== run A ==
// neuron_intra_Nbits
module neuron_intra_Nbits #(
    parameter N = 16,
    parameter N_INPUTS = 16,
    parameter LOG_N_INPUTS = 4  
) (
    input  wire                         clk,
    input  wire                         rst,
    input  wire                         en,
    input  wire signed [N*N_INPUTS-1:0] W,     
    input  wire signed [N*N_INPUTS-1:0] X_N,   
    output reg signed [         N-1:0] Out
);
Size: roughly 48 flip-flops, roughly 530 I/O pins.
==> flow/config.mk <==
export PLATFORM = sky130hd
export DESIGN_NAME = neuron_intra_Nbits
export DESIGN_NICKNAME = neuron_intra_Nbits
export VERILOG_FILES = /design/flow/design.v
export SDC_FILE = /design/flow/constraint.sdc
export NUM_CORES = 4
export LEC_CHECK = 0
export CAP_MARGIN = 30
export CELL_PAD_IN_SITES_GLOBAL_PLACEMENT = 3
export CORE_ASPECT_RATIO = 1.16
export CORE_MARGIN = 2
export CORE_UTILIZATION = 36
export CTS_CLUSTER_DIAMETER = 95
export CTS_CLUSTER_SIZE = 12
export PLACE_DENSITY_LB_ADDON = 0.11
export SETUP_SLACK_MARGIN = -0.96
export SLEW_MARGIN = 10
export TNS_END_PERCENT = 15
==> flow/constraint.sdc <==
create_clock -name core_clock -period 13.5 [get_ports {clk}]
set_input_delay 2.7000 -clock core_clock [delete_from_list [all_inputs] [get_ports {clk}]]
set_output_delay 2.7000 -clock core_clock [all_outputs]
set_load 0.01 [all_outputs]
run.sh (not shown) runs the stock make flow with config.mk's settings and CLKGATE_MAP_FILE=.
What the final checks of run A revealed, after a flow that finished every stage, was a layout that fails on setup timing.
Changes in run B relative to run A:
- CORE_UTILIZATION now 45, was 36
- CAP_MARGIN now 20, was 30
- CELL_PAD_IN_SITES_GLOBAL_PLACEMENT no longer set, was 3
==> comparison <==
Summary of run A and run B: one run falls short of a clean finish, namely run A.
Finished, but not clean: run A, with setup timing.
Final non-filler cell area: run A and run B compared, higher one is run A
Diff run A -> run B: wire length lower; global-route usage went up 3.6 points; maximum count of clock buffers along a single path shows no meaningful change.
The non-clock buffer area fraction after layout of run B falls short of that of run A by 0.94 points.
Non-filler instance count after layout in run B is about 6% below run A.
What run C does differently from run B at the input level:
- putting PLACE_DENSITY at 0.86 where nothing was set
- clearing PLACE_DENSITY_LB_ADDON, which used to be 0.11
- swapping 20 for 35 in CAP_MARGIN
[summary]
- Complete run, failing final checks: run C, reason setup timing.
- Run C leaves less setup margin than run B.
- Run C: routed wire length is about 7% lower than what run B reported.
- Reported for run B and run C, async set or reset register ratio after synthesis turned out identical to the last digit.
- Routed via count up 4.3% in run C wrt run B
- HPWL reported at the end of detailed placement sits lower in run C than in run B.
- Logic depth of the worst register-to-register path: run B and run C compared, lower one is run C


run 1:
The RTL this note starts from:
==> flow/design.v <==
module neuron_intra_Nbits #(
    parameter N = 16,
    parameter N_INPUTS = 16,
    parameter LOG_N_INPUTS = 4  
) (
    input  wire                         clk,
    input  wire                         rst,
    input  wire                         en,
    input  wire signed [N*N_INPUTS-1:0] W,     
    input  wire signed [N*N_INPUTS-1:0] X_N,   
    output reg signed [         N-1:0] Out
);
  wire signed [2*N*N_INPUTS-1:0] prod;
  wire signed [         N-1:0] act_out;
  genvar i;
  generate
    for (i = 0; i < N_INPUTS; i = i + 1) begin : mults
      wire signed [N-1:0] Wi;
      wire signed [N-1:0] Xi;
      assign Wi = W[i*N+:N];
      assign Xi = X_N[i*N+:N];
      assign prod[i*2*N+:2*N] = Wi * Xi;
    end
  endgenerate
  genvar j, k;
  generate
    for (j = 0; j < LOG_N_INPUTS; j = j + 1) begin : ADDER_TREE
      wire signed [2*N*(N_INPUTS >> (j+1))-1:0] sum_stage;
      if(j == 0) begin
        for (k = 0; k < (N_INPUTS >> (j+1)); k = k + 1) begin : STAGE0
          assign sum_stage[2*k*N+:2*N] = prod[2*k*2*N+:2*N] + prod[(2*k+1)*2*N+:2*N];
        end
      end else begin
        for (k = 0; k < (N_INPUTS >> (j+1)); k = k + 1) begin : STAGEJ
          assign sum_stage[2*k*N+:2*N] = ADDER_TREE[j-1].sum_stage[2*k*2*N+:2*N] + ADDER_TREE[j-1].sum_stage[(2*k+1)*2*N+:2*N];
        end
      end
    end
    wire signed [2*N-1:0] sum_all;
    assign sum_all = ADDER_TREE[LOG_N_INPUTS-1].sum_stage;
  endgenerate
  reg signed [2*N-1:0] acc;
  always @(posedge clk or posedge rst) begin
    if (rst) begin
		acc <= 0;
		Out <= 0;
	 end
    else if (en) begin
		acc <= sum_all;
		Out <= act_out;
	 end
  end
  localparam signed [N-1:0] MAX_VAL = {1'b0, {(N-1){1'b1}}};  
  assign act_out = (acc < 0) ? 0 : (acc > MAX_VAL) ? MAX_VAL : acc;
endmodule
export LEC_CHECK = 0
export CAP_MARGIN = 20
export CORE_MARGIN = 2
export CORE_UTILIZATION = 52
export CTS_CLUSTER_SIZE = 95
export SLEW_MARGIN = 20
create_clock -name core_clock -period 8.84 [get_ports {clk}]
Run 1 finished all stages; however, its layout fails the closing checks, the failures being negative setup slack.
--- input diff run 1..run 2 ---
Settings: putting MAX_ROUTING_LAYER at met4 where nothing was set; swapping 52 for 70 in CORE_UTILIZATION; clearing CTS_CLUSTER_SIZE, which used to be 95; swapping 8.84 for 11.1 in the clock period (ns, I/O delays scaled along).
==> comparison <==
- Comparing run 2 and run 1, the lower post-cts gate resize count is on run 2.
- Compared with run 1, run 2 shows a relative area change from synthesis to final layout that is 4.3 points lower.
- Hold slack up 0.0057 ns in run 2 wrt run 1
- Total of plain and repair buffers excluding clock buffers was lower in run 2 than in run 1.
- Compared to run 1, the router laid down less metal wire for run 2.
- Nothing crashed in run 2 and all stages finished; the problem is that the final layout failed, the offending checks being negative setup slack.
- In run 2 the critical path depth turned out 2 lower than in run 1.
- Run 1 → run 2: final cell count now smaller, combined area of all synthesized cells flat.
[inputs] run 3 vs run 2
Settings: changing CORE_UTILIZATION from 70 to 57; removing MAX_ROUTING_LAYER (formerly met4); changing the clock period (ns, I/O delays scaled along) from 11.1 to 11.0.
Results
- Compared with run 2, run 3 shows a higher worst slew margin relative to its limit.
- From run 2 to run 3 the numbers moved as follows: number of setup buffers added after CTS +about 50%, routed wire length on met3 went down, number of buffer and inverter instances along the worst setup path decreased by 1 relative to the old numbers, share of cell area taken by flip-flops and latches was more or less identical.
- Looking at via count, run 3 sits 5,193 lower than run 2 does.
- Summary: post-place setup slack, run 3 worse than run 2
- STATUS run=run 3 STAGES=ALL_DONE FINAL_CHECKS=FAILED CAUSE=negative setup slack
- Relative to run 2, the width of the die measured on run 3 has increased by more than 10%.
Input changes introduced in run 4 (baseline for comparison: run 3):
Settings: swapping 20 for 5 in CAP_MARGIN; swapping 57 for 72 in CORE_UTILIZATION; putting SETUP_SLACK_MARGIN at 2.72 where nothing was set; swapping 11.0 for 9.4 in the clock period (ns, I/O delays scaled along).
## What came out
Looking at capture point of the worst path, the acc[29] result is from run 4; the acc[31] one comes from run 3.
Cmp run 4 and run 3 / latest clock arrival within the worst-skew pair / higher: run 3
No crash in run 4: every stage finished, but the layout fails its final checks due to negative setup slack.
Run 3 → run 4: cell area after synthesis held steady; die area down 21%.
Relative to run 4, the following input files were edited for run 5:
Settings: a change of CAP_MARGIN from 5 to 20; a deleted SETUP_SLACK_MARGIN that had been 2.72; a change of CORE_UTILIZATION from 72 to 40; a change of the clock period (ns, I/O delays scaled along) from 9.4 to 13.3.
--- outcome ---
In summary, run 5 completed successfully, with a layout that passed the timing, DRC and antenna checks.
Cmp run 5 vs run 4: final wirelength lower in run 5
Run 5 vs. run 4: number of standard-cell rows in the floorplan rose 35%, highest fanout seen on the critical path went up 2, count of sequential standard cells level, part of the cycle the worst path needs has decreased, clock buffer and inverter area fraction after layout ~0 delta.
